==> inputs of 05-07 <==
// ARM
module ARM (
    input clk,
    input rst,
    output [31:0] imem_addr,
    input [31:0] imem_data,
    output [17:0] SRAM_ADDR,
    output [15:0] SRAM_DQ_O,
    input [15:0] SRAM_DQ_I,
    output SRAM_WE_N
);
Settings: LEC_CHECK=0, CAP_MARGIN=15, CORE_MARGIN=2, CORE_UTILIZATION=71, CTS_CLUSTER_DIAMETER=210, CTS_CLUSTER_SIZE=31, SETUP_SLACK_MARGIN=3.72, SLEW_MARGIN=20; clock period 16.1 ns.
run.sh (not shown) runs the stock make flow with config.mk's settings and CLKGATE_MAP_FILE=.
==> 06-09: changes against 05-07 <==
Settings changed: CAP_MARGIN 15 to 20, CORE_UTILIZATION 71 to 29, CTS_CLUSTER_DIAMETER 210 to default, CTS_CLUSTER_SIZE 31 to default, PLACE_DENSITY from default to 0.6, SETUP_SLACK_MARGIN 3.72 to 0.4.
==> flow/constraint.sdc (replaced) <==
create_clock -name core_clock -period 20.5 [get_ports {clk}]
set_input_delay 4.1000 -clock core_clock [delete_from_list [all_inputs] [get_ports {clk}]]
set_output_delay 4.1000 -clock core_clock [all_outputs]
set_load 0.01 [all_outputs]
==> 12-24: changes against 05-07 <==
Settings changed: ABC_AREA from default to 1, CAP_MARGIN 15 to 20, CORE_MARGIN 2 to 5, CORE_UTILIZATION 71 to 41, CTS_CLUSTER_DIAMETER 210 to default, CTS_CLUSTER_SIZE 31 to 77, MAX_ROUTING_LAYER from default to met4, PLACE_DENSITY from default to 0.66, SETUP_SLACK_MARGIN 3.72 to default, SLEW_MARGIN 20 to 15.
==> flow/constraint.sdc (replaced) <==
create_clock -name core_clock -period 24.2 [get_ports {clk}]
set_input_delay 4.8400 -clock core_clock [delete_from_list [all_inputs] [get_ports {clk}]]
set_output_delay 4.8400 -clock core_clock [all_outputs]
set_load 0.01 [all_outputs]
==> notes <==
05-07 died in clock tree synthesis on DPL-0033. 12-24 ran to the end with no violations. 06-09 went through all stages and came out clean.
Between 06-09 and 12-24, the lower via count is in 06-09 (gap 7.7%, measured against 12-24).
Of 12-24 and 06-09, 12-24 has the higher core utilization (gap 11 points).
Against 06-09, the die size of 12-24 is lower by about 28%.
Of 12-24 and 06-09, 12-24 has the higher clock skew (gap 0.012 ns).
Against 12-24, the register-to-register slack of 06-09 is worse by 1.7 ns.
Against 06-09, the routed wire length of 12-24 is smaller by 5.8%.
First-iteration DRC count: 06-09 is smaller than 12-24 (28%).
==> figures <==
metric	06-09	12-24	05-07
Result of the run	complete, no violations	complete, no violations	aborted with a tool error
Stage where the flow stopped	-	-	clock tree synthesis
Path type of the worst setup path	reg2reg	reg2reg	-
Startpoint kind of the worst setup timing path	flop	flop	-
Total DRC errors in the routed layout	0	0	-
Worst slack on hold paths	0.405 ns	0.399 ns	-
Per-instance average area after synthesis	9.42 um^2	7.29 um^2	9.42 um^2
Post-DP HPWL	233000 um	212000 um	203000 um
HP Class	reg2reg	reg2reg	-
Final nets	8172	9600	-
Critical Path Sink	Status_Register.out[0]	Status_Register.out[0]	-
Area of the synthesized netlist per yosys stat	65700 um^2	64800 um^2	65700 um^2
Met2 usage in global routing	42.5%	52.0%	-
Register share of the cell area	31.0%	33.4%	-
Hold bufs inserted after CTS	0	0	-

* * *

==> run Y: inputs <==
ARM again, from the RTL that the note above started with.
export LEC_CHECK = 0
export ABC_AREA = 0
export CAP_MARGIN = 20
export CELL_PAD_IN_SITES_GLOBAL_PLACEMENT = 1
export CORE_ASPECT_RATIO = 0.86
export CORE_MARGIN = 4
export CORE_UTILIZATION = 61
export CTS_CLUSTER_DIAMETER = 344
export CTS_CLUSTER_SIZE = 29
export GPL_TIMING_DRIVEN = 0
export MAX_ROUTING_LAYER = met4
export MIN_ROUTING_LAYER = met1
export PLACE_DENSITY_LB_ADDON = 0.23
export SETUP_SLACK_MARGIN = 2.1
export SLEW_MARGIN = 15
export TNS_END_PERCENT = 55
create_clock -name core_clock -period 18.2 [get_ports {clk}]
==> run M: changes against run Y <==
ABC_AREA = default   (was 0)
CELL_PAD_IN_SITES_GLOBAL_PLACEMENT = default   (was 1)
CORE_ASPECT_RATIO = default   (was 0.86)
CORE_MARGIN = 2   (was 4)
CORE_UTILIZATION = 58   (was 61)
CTS_CLUSTER_DIAMETER = default   (was 344)
CTS_CLUSTER_SIZE = 20   (was 29)
GPL_TIMING_DRIVEN = default   (was 0)
MAX_ROUTING_LAYER = default   (was met4)
MIN_ROUTING_LAYER = default   (was met1)
PLACE_DENSITY_LB_ADDON = default   (was 0.23)
SETUP_SLACK_MARGIN = default   (was 2.1)
SLEW_MARGIN = 20   (was 15)
TNS_END_PERCENT = 5   (was 55)
==> flow/constraint.sdc (replaced) <==
create_clock -name core_clock -period 14.3 [get_ports {clk}]
set_input_delay 2.8600 -clock core_clock [delete_from_list [all_inputs] [get_ports {clk}]]
set_output_delay 2.8600 -clock core_clock [all_outputs]
set_load 0.01 [all_outputs]
==> results <==
- Run Y failed in 5_1_grt on GRT-0232. Run M never finished: it broke off in 5_1_grt.
- Synthesized cell count is the same in run Y and run M.
- Synthesized area is the same in run Y and run M.
- Between run M and run Y, the lower die size is in run Y (gap about 2.6%, measured against run Y).

* * *

==> run P: inputs <==
ARM again, from the RTL that the note above started with.
export LEC_CHECK = 0
export CAP_MARGIN = 20
export CORE_MARGIN = 2
export CORE_UTILIZATION = 57
export CTS_CLUSTER_SIZE = 79
export PLACE_DENSITY = 0.6
export SETUP_SLACK_MARGIN = -1.04
export SLEW_MARGIN = 20
export TNS_END_PERCENT = 5
create_clock -name core_clock -period 11.6 [get_ports {clk}]
==> run D (differences from run P) <==
- CORE_UTILIZATION: 57 -> 47
- CTS_CLUSTER_SIZE: 79 -> not set
- PLACE_DENSITY: 0.6 -> not set
- SETUP_SLACK_MARGIN: -1.04 -> 2.98
- TNS_END_PERCENT: 5 -> not set
==> flow/constraint.sdc (replaced) <==
create_clock -name core_clock -period 11.4 [get_ports {clk}]
set_input_delay 2.2800 -clock core_clock [delete_from_list [all_inputs] [get_ports {clk}]]
set_output_delay 2.2800 -clock core_clock [all_outputs]
set_load 0.01 [all_outputs]
==> notes <==
Run P failed in global routing (5_1_grt). Run D aborted during global routing (5_1_grt) on ODB-0269.
In synthesized cell count, run D and run P do not differ.
In run D the die area is larger than in run P, by about 20%.
In synthesized area, run P and run D do not differ.
==> figures <==
|  | run P | run D |
|---|---|---|
| Predominant post-synthesis flop cell | edfxtp_1 | edfxtp_1 |
| H-tree lvl count | 3 | 3 |
| Final estimated routing congestion in global placement | 1.25 | 1.14 |
| TritonCTS Buffers | 97 | 102 |
| Height of the chip | 344 um | 378 um |
| Number of hold buffers added after CTS | 0 | 0 |
| Placed Cells incl. Taps | 9834 | 10300 |
| Placeable Area | 114000 um2 | 139000 um2 |
| Die Outline Area | 118000 um2 | 143000 um2 |
| Placed instance area | 81200 um2 | 82700 um2 |
| Number of warning messages in the yosys log | 14 | 14 |
| Status | aborted with a tool error | aborted with a tool error |
| Failing step | global routing (5_1_grt) | global routing (5_1_grt) |
| Site Rows | 124 | 137 |
| Setup bufs post-CTS | 32 | 122 |
| Placement Setup Slack | -3490 ps | -3570 ps |
| Effective utilization at floorplan | 57.5% | 47.2% |
| Share of the synthesized area in the top cell type | 25.6% | 25.6% |
| Number of gates given a new drive strength after cts | 109 | 474 |
| Horizontal die size | 344 um | 378 um |
| Final HPWL DP | 256000 um | 260000 um |
